// datapath
module datapath(output [6:0] display, days, output [3:0] segment, output am, pm, dblink, Sound, Vcc_out, input Next, Up, SetTime, SetAlarm, Snooze, Stop, Mute, Clr, Clk_sys);
clock: 11.2 ns
lec_check: 0
cap_margin: 0
core_margin: 2
core_utilization: 72
cts_cluster_diameter: 39
max_routing_layer: met4
place_density_lb_addon: 0.02
setup_slack_margin: 3.3
slew_margin: 20
run.sh (not shown) runs the stock make flow with config.mk's settings and CLKGATE_MAP_FILE=.
Edit:
CTS_CLUSTER_DIAMETER = not set   (was 39)
CTS_CLUSTER_SIZE = 19   (was not set)
MAX_ROUTING_LAYER = not set   (was met4)
PLACE_DENSITY_LB_ADDON = 0.28   (was 0.02)
SETUP_SLACK_MARGIN = 1.13   (was 3.3)
clock period = 4.68 ns   (was 11.2 ns; I/O delays follow)
Result: The new run went through all stages and came out clean. Global-route usage came out higher by 0.61 points. Setup slack gets worse by 3.9 ns. Utilization came out higher by 0.99 points. Synthesized cell count is unchanged. Die size does not change. Clock skew came out lower by 0.021 ns. Count of clock-buffer cells in the layout came out lower by 13. Power came out higher by 130%.
Edit:
CORE_ASPECT_RATIO = 0.9   (was not set)
CTS_CLUSTER_DIAMETER = 192   (was not set)
MAX_ROUTING_LAYER = met4   (was not set)
PLACE_DENSITY = 0.35   (was not set)
PLACE_DENSITY_LB_ADDON = not set   (was 0.28)
SETUP_SLACK_MARGIN = 1.2   (was 1.13)
TNS_END_PERCENT = 5   (was not set)
Effect: Sequential share of layout area came out higher by 1.3 points; final cell count goes down by a few percent; sequential power drops by a few percent; global-route usage shrinks by 1.3 points; routed wire length is lower by a few percent; final area came out lower by a few percent; power drops by roughly a tenth.
Edit:
ABC_AREA = 1   (was not set)
CAP_MARGIN = 20   (was 0)
CORE_ASPECT_RATIO = not set   (was 0.9)
CTS_CLUSTER_DIAMETER = not set   (was 192)
CTS_CLUSTER_SIZE = 10   (was 19)
MAX_ROUTING_LAYER = not set   (was met4)
PLACE_DENSITY = 0.39   (was 0.35)
SETUP_SLACK_MARGIN = 1.38   (was 1.2)
TNS_END_PERCENT = not set   (was 5)
Routed wire length is higher by about a fifth.
Setup slack is better by 0.38 ns.
Register-to-register slack gains 0.20 ns.
Total power climbs by about a fifth.
Design area is higher by a few percent.
Synthesized area climbs by a few percent.
Via count climbs by about a fifth.
Critical path depth rises by 3.
First-iteration DRC count is higher by well over a third.
Edit:
ABC_AREA = not set   (was 1)
CAP_MARGIN = 0   (was 20)
CTS_CLUSTER_SIZE = 19   (was 10)
PLACE_DENSITY = 0.36   (was 0.39)
SETUP_SLACK_MARGIN = 1.34   (was 1.38)
What happened:
- The new run went through all stages and came out clean
- setup slack loses 0.47 ns
- total power went down by 2.5%
- count of clock-buffer cells in the layout went up by 1
- cell area grows by 0.92%
- non-clock buffer count grows by 22
- flip-flop count does not change
- sequential power increases by about 8%
- via count shrinks by 17%
- worst hold slack is worse by 0.12 ns
- fmax drops by 11%
Edit:
CAP_MARGIN = 40   (was 0)
CORE_ASPECT_RATIO = 0.87   (was not set)
CTS_CLUSTER_DIAMETER = 27   (was not set)
CTS_CLUSTER_SIZE = 17   (was 19)
PLACE_DENSITY = not set   (was 0.36)
PLACE_DENSITY_LB_ADDON = 0.0   (was not set)
SETUP_SLACK_MARGIN = 1.35   (was 1.34)
What happened:
- maximum frequency rose by 0.72%
- utilization is higher by 4.5 points
- global-route usage went up by 4.9 points
- power came out higher by 18%
- worst setup slack gains 0.030 ns
- die size barely changes
- sequential power stays flat
- area after synthesis is unchanged
- hold slack gets better by 0.12 ns
- final area rose by 4.2%
- sequential share of layout area shrinks by 1.3 points

---

datapath again, from the RTL that the note above started with.
Design datapath, start of the top module:
module datapath(output [6:0] display, days, output [3:0] segment, output am, pm, dblink, Sound, Vcc_out, input Next, Up, SetTime, SetAlarm, Snooze, Stop, Mute, Clr, Clk_sys);
Settings: LEC_CHECK=0, CAP_MARGIN=20, CELL_PAD_IN_SITES_GLOBAL_PLACEMENT=1, CORE_MARGIN=2, CORE_UTILIZATION=40, CTS_CLUSTER_SIZE=70, GPL_ROUTABILITY_DRIVEN=0, SLEW_MARGIN=20; clock period 20.0 ns.
The baseline completed without violations.
Then changed:
CAP_MARGIN = 5   (was 20)
CELL_PAD_IN_SITES_GLOBAL_PLACEMENT = 3   (was 1)
CORE_ASPECT_RATIO = 1.43   (was unset)
CORE_MARGIN = 9   (was 2)
CORE_UTILIZATION = 61   (was 40)
CTS_CLUSTER_DIAMETER = 349   (was unset)
CTS_CLUSTER_SIZE = unset   (was 70)
GPL_ROUTABILITY_DRIVEN = unset   (was 0)
HOLD_SLACK_MARGIN = 0.24   (was unset)
MAX_ROUTING_LAYER = met4   (was unset)
PLACE_DENSITY_LB_ADDON = 0.02   (was unset)
TNS_END_PERCENT = 70   (was unset)
Result: Now the flow never finished: it broke off in global placement without I/O. Die area falls by 21%. Synthesized cell count does not change. Synthesized area is unchanged.
Then changed:
CAP_MARGIN = 20   (was 5)
CELL_PAD_IN_SITES_GLOBAL_PLACEMENT = unset   (was 3)
CORE_ASPECT_RATIO = unset   (was 1.43)
CORE_MARGIN = 2   (was 9)
CORE_UTILIZATION = 65   (was 61)
CTS_CLUSTER_DIAMETER = unset   (was 349)
HOLD_SLACK_MARGIN = unset   (was 0.24)
MAX_ROUTING_LAYER = unset   (was met4)
PLACE_DENSITY_LB_ADDON = unset   (was 0.02)
TNS_END_PERCENT = unset   (was 70)
clock period = 5.47 ns   (was 20.0 ns; I/O delays follow)
=>
- The changed run completed with no timing, DRC or antenna violations
- die area decreases by 21%
- synthesized area is unchanged
- synthesized cell count does not change

---

Starting RTL as in the previous note.
==> flow/design.v (excerpt) <==
module datapath(output [6:0] display, days, output [3:0] segment, output am, pm, dblink, Sound, Vcc_out, input Next, Up, SetTime, SetAlarm, Snooze, Stop, Mute, Clr, Clk_sys);
export LEC_CHECK = 0
export CAP_MARGIN = 5
export CELL_PAD_IN_SITES_DETAIL_PLACEMENT = 1
export CELL_PAD_IN_SITES_GLOBAL_PLACEMENT = 3
export CORE_ASPECT_RATIO = 1.43
export CORE_MARGIN = 8
export CORE_UTILIZATION = 61
export CTS_CLUSTER_DIAMETER = 349
export HOLD_SLACK_MARGIN = 0.24
export MAX_ROUTING_LAYER = met4
export PLACE_DENSITY_LB_ADDON = 0.02
export SLEW_MARGIN = 30
export TNS_END_PERCENT = 70
create_clock -name core_clock -period 11.9 [get_ports {Clk_sys}]
The baseline stopped in global placement without I/O (3_1_place_gp_skip_io) on FLW-0024.
Change:
Settings changed: CAP_MARGIN 5 to 20, CELL_PAD_IN_SITES_DETAIL_PLACEMENT 1 to not set, CELL_PAD_IN_SITES_GLOBAL_PLACEMENT 3 to not set, CORE_ASPECT_RATIO 1.43 to not set, CORE_MARGIN 8 to 2, CORE_UTILIZATION 61 to 40, CTS_CLUSTER_DIAMETER 349 to not set, HOLD_SLACK_MARGIN 0.24 to not set, MAX_ROUTING_LAYER met4 to not set, PLACE_DENSITY_LB_ADDON 0.02 to not set, SLEW_MARGIN 30 to 20, TNS_END_PERCENT 70 to not set.
Clock period 11.9 ns to 5.19 ns, I/O delays scaled along.
With this change the flow finished clean.
Die size goes up by 30%.
Synthesized area stays the same.
Synthesized cell count does not change.

---

job 7926:
Starting RTL as in the previous note.
Settings: LEC_CHECK=0, CAP_MARGIN=10, CORE_MARGIN=10, CORE_UTILIZATION=71, HOLD_SLACK_MARGIN=-0.03, PLACE_DENSITY_LB_ADDON=0.02, SLEW_MARGIN=20, TNS_END_PERCENT=70; clock period 12.5 ns.
Job 7926 ran to completion and came out clean on the timing, design-rule and antenna checks.
Input-level comparison between job 3114 and job 7926:
- CORE_UTILIZATION now 40, was 71
- CORE_MARGIN now 2, was 10
- HOLD_SLACK_MARGIN now 0.24, was -0.03
- TNS_END_PERCENT no longer set, was 70
- PLACE_DENSITY_LB_ADDON no longer set, was 0.02
- CAP_MARGIN now 5, was 10
- the clock period (ns, I/O delays scaled along) now 20.0, was 12.5
==> comparison <==
On worst setup slack, the higher figure sits with job 3114, not job 7926. Relative to job 7926, the non-clock buffer count of job 3114 is higher by 2. Going from job 7926 to job 3114, total number of cells along the worst setup path about even, cell area rose about 1.6%, met2 usage in global routing fell 11 points. Having completed the whole flow, job 3114 delivered a layout that passed the timing, design-rule and antenna checks.
For job 6953, these inputs were changed with respect to job 3114:
- a change of CORE_UTILIZATION from 40 to 66
- a deleted HOLD_SLACK_MARGIN that had been 0.24
- an added CTS_CLUSTER_SIZE of 28
- a change of CAP_MARGIN from 5 to 20
- a change of the clock period (ns, I/O delays scaled along) from 20.0 to 10.1
==> results <==
Worst hold slack: job 3114 vs job 6953, no meaningful difference
Re layout overhead on the synthesized area: job 6953 is 2.4 points down on job 3114.
Delta (job 6953 minus job 3114): signal arrival time at the worst endpoint up 0.27 ns, critical path depth moved down, post-route standard cell area excluding fillers went down, total power draw moved up.
Largest net degree at the start of global routing came out higher on job 6953 than on job 3114.
Inputs modified between job 6953 and job 5191:
- removing CTS_CLUSTER_SIZE (formerly 28)
- changing CORE_UTILIZATION from 66 to 64
- changing the clock period (ns, I/O delays scaled along) from 10.1 to 13.5
--- outcome ---
When the final numbers for job 5191 and job 6953 were put side by side, the final worst setup slack turned out to be smaller in job 6953.
Compared with job 6953, routed wire length in job 5191 decreased by a few percent.
Job 6953 → job 5191: internal power summed over all cells decreased by 0.00043 W relative to the old numbers, area growth from synthesis to layout increased by 0.92 points relative to the old numbers.
The following lists how job 2431 was set up differently from job 5191:
- CORE_UTILIZATION changed from 64 to 58
- the clock period (ns, I/O delays scaled along) changed from 13.5 to 8.42
Results
- Job 2431 finished every stage and its layout cleared the timing, design-rule and antenna checks.
- Of job 2431 and job 5191, it is job 2431 that has the lower depth of the most critical reg-to-reg path.
- Area occupied by multi-input gates essentially unchanged between job 2431 and job 5191.
- Diff job 5191 -> job 2431: number of antenna violations at the first check in global routing was more or less identical; routed wire length went up by about 2.3%; global-route wire length before repair went up by 1.4%; count of plain and timing-repair buffers in the layout went up by 3; net count reported at finish was more or less identical.
- Comparing job 5191 and job 2431, the lower worst setup slack is on job 2431.
- | final non-filler cell area | lower: job 5191 |

---

datapath again, from the RTL that the note above started with.
Settings: LEC_CHECK=0, ABC_AREA=1, CAP_MARGIN=40, CORE_MARGIN=2, CORE_UTILIZATION=71, CTS_CLUSTER_SIZE=13, HOLD_SLACK_MARGIN=0.28, PLACE_DENSITY=0.47, SETUP_SLACK_MARGIN=-0.26, SLEW_MARGIN=20; clock period 5.69 ns.
The first run produced a clean layout.
Then changed:
- ABC_AREA: 1 -> default
- CAP_MARGIN: 40 -> 20
- CORE_UTILIZATION: 71 -> 66
- CTS_CLUSTER_SIZE: 13 -> default
- HOLD_SLACK_MARGIN: 0.28 -> default
- PLACE_DENSITY: 0.47 -> default
- SETUP_SLACK_MARGIN: -0.26 -> default
- clock period: 5.69 -> 13.4 ns (I/O delays scaled with it)
- The new run completed with no timing, DRC or antenna violations
- power is lower by 60%
- die size is higher by 5.1%
- critical path depth is lower by 1
- clock-buffer cell count is higher by 1
- final area is lower by 2.7%
Then changed:
- CORE_UTILIZATION: 66 -> 40
- clock period: 13.4 -> 8.42 ns (I/O delays scaled with it)
Outcome: The new run produced a clean layout; design area goes up by about 1.2%; total power goes up by 56%; sequential share of layout area goes down by 0.43 points; clock power came out higher by 50%; setup slack is worse by 3700 ps; utilization fell by 28 points; hold slack gets better by 3.4 ps; clock skew drops by 5.9 ps; final cell count goes up by 10%.
Then changed:
- CORE_UTILIZATION: 40 -> 72
- CTS_CLUSTER_DIAMETER: default -> 28
- PLACE_DENSITY_LB_ADDON: default -> 0.01
- SETUP_SLACK_MARGIN: default -> 1.23
- clock period: 8.42 -> 4.69 ns (I/O delays scaled with it)
=> Clock-buffer cell count is higher by 23; sequential share of layout area went down by 2.6 points; register-to-register slack degrades by 3700 ps; cell count falls by 5.6%; non-clock buffer count increases by 32; worst setup slack got worse by 1900 ps; synthesized cell count stays the same.
Then changed:
- CORE_UTILIZATION: 72 -> 70
- CTS_CLUSTER_DIAMETER: 28 -> default
- PLACE_DENSITY_LB_ADDON: 0.01 -> default
The new run ran to the end with no violations.
Area after synthesis stays the same.
Clock-buffer cell count drops by 30.
Power came out lower by about 18%.
Critical path depth came out higher by 4.
Utilization shrinks by 5.4 points.
Worst hold slack is worse by 29 ps.
Die size came out higher by 2.8%.
Global-route usage shrinks by 5.7 points.
Setup slack is worse by 67 ps.
Then changed:
- CAP_MARGIN: 20 -> 0
- CORE_ASPECT_RATIO: default -> 0.87
- CORE_UTILIZATION: 70 -> 72
- CTS_CLUSTER_DIAMETER: default -> 28
- CTS_CLUSTER_SIZE: default -> 32
- HOLD_SLACK_MARGIN: default -> 0.29
- PLACE_DENSITY_LB_ADDON: default -> 0.01
- SETUP_SLACK_MARGIN: 1.23 -> 1.38
=>
- count of clock-buffer cells in the layout goes up by 27
- combinational power goes up by about 1%
- clock power goes up by 70%
- worst setup slack improved by 120 ps
- wire length goes up by 8.2%

---

Setup of run 1:
datapath again, from the RTL that the note above started with.
==> flow/design.v (excerpt) <==
module datapath(output [6:0] display, days, output [3:0] segment, output am, pm, dblink, Sound, Vcc_out, input Next, Up, SetTime, SetAlarm, Snooze, Stop, Mute, Clr, Clk_sys);
clock: 8.24 ns
lec_check: 0
abc_area: 1
cap_margin: 40
core_margin: 2
core_utilization: 64
cts_cluster_size: 13
max_routing_layer: met4
place_density: 0.47
slew_margin: 20
tns_end_percent: 5
### run 1 -> run 2
Settings: a change of PLACE_DENSITY from 0.47 to 0.64; a deleted TNS_END_PERCENT that had been 5; a deleted ABC_AREA that had been 1; a change of CORE_UTILIZATION from 64 to 72; a change of CAP_MARGIN from 40 to 20; a deleted CTS_CLUSTER_SIZE that had been 13; a deleted MAX_ROUTING_LAYER that had been met4; a change of the clock period (ns, I/O delays scaled along) from 8.24 to 11.4.
[summary]
- Taking run 2 as 1.0, run 1 lands at 1.18 on count of clock-buffer cells in the layout.
- From run 1 to run 2 the numbers moved as follows: cell count in the Yosys report lost 472; power after layout lost 35%; wire length lost 4.3 mm; area after synthesis lost about 2.2%.
- Taking run 2 as 1.0, run 1 lands at 1.5 on ratio of total power to cell area.
- Clock-cell share of area, run 1 and run 2: lower on run 2
- The final layout from run 2, which completed every stage, passed the timing, design-rule and antenna checks at the end of the flow.
- Of run 1 and run 2, the run reporting the higher average detailed-routed wire length per instance was run 2.
- On final worst slack: between run 1 and run 2, it ends up lower for run 1.
- On total routing usage reported by global routing, run 1 tracks run 2 almost exactly.
Edits applied to the flow inputs when going from run 2 to run 3:
Settings: swapping 72 for 40 in CORE_UTILIZATION; clearing PLACE_DENSITY, which used to be 0.64; putting SETUP_SLACK_MARGIN at 2.18 where nothing was set; swapping 11.4 for 8.42 in the clock period (ns, I/O delays scaled along).
Results
Re area of all placed cells without fillers: run 2 was lower than run 3. Diff run 2 -> run 3: hold slack increased by 0.0050 ns relative to the old numbers, global-route usage over all layers went down, transition time at the pin with the least slew margin went down. Relative to run 2, run 3 degrades power. Count of clock-buffer cells in the layout (run 3 over run 2): increase, about 43%. The leakage dissipation on run 2 is in line with that on run 3. The lower vias per cell of run 3 and run 2 is in run 3. Going from run 2 to run 3, number of placed instances, taps included rose by about 11%; final period utilization higher. Of the two values seen for endpoint of the worst setup timing path, display[6] was produced by run 2 and display[3] by run 3.
#### Input delta (run 4 over run 3)
Settings: SETUP_SLACK_MARGIN removed (was 2.18); ABC_AREA newly set to 1; CORE_UTILIZATION changed from 40 to 72; the clock period (ns, I/O delays scaled along) changed from 8.42 to 4.68.
Findings:
Compare run 4 and run 3 | height of the chip higher: run 3. Of run 4 and run 3, it is run 4 that has the higher final design instance area without fill. Compared with run 3, run 4 shows a higher global-route usage.
Edits applied to the flow inputs when going from run 4 to run 5:
Settings: changing CAP_MARGIN from 20 to 40; setting CTS_CLUSTER_SIZE to 19 for the first time; setting PLACE_DENSITY_LB_ADDON to 0.28 for the first time; setting SETUP_SLACK_MARGIN to 0.55 for the first time; removing ABC_AREA (formerly 1).
- Comparing run 4 and run 5, the higher combinational group share of total power was measured on run 4.
- Cmp run 4 and run 5 / switching portion of total power / higher: run 4
- Between run 5 and run 4, it is run 5 whose data-path buffer share of cell area in the final layout is higher, by 1.8 points.
- NOTE area of placed instances run 4->run 5 decreased slightly
- Re worst slack at placement: run 4 and run 5 aren't equal, and the lower value belongs to run 5.
- In run 5 the synthesized cell count turned out 472 lower than in run 4.
- From run 4 to run 5, share of flip-flops with an asynchronous set or reset did not move at all.
- Total power: run 5 < run 4
Relative to run 5, the following input files were edited for run 6:
Settings: a change of SETUP_SLACK_MARGIN from 0.55 to 0.51.
==> results <==
- Changes observed in run 6 relative to run 5: area overhead of the layout relative to synthesis has remained practically unchanged, non-clock buffer instance count of the final layout went up by 3.
- Final non-filler cell total essentially unchanged between run 5 and run 6.
- As far as met2 track demand over resource is concerned, run 5 and run 6 perform about the same.
- Against run 5, run 6 comes in 0.081 ns lower on worst setup slack.
- Share of the core filled by cells before placement delta (run 6 -> run 5): insignificant
- Between run 5 and run 6, the area of all placed cells without fillers does not differ in any meaningful way.
- As far as overall routing resource usage is concerned, run 5 and run 6 perform about the same.
Power is estimated from default activity; no workload was simulated.
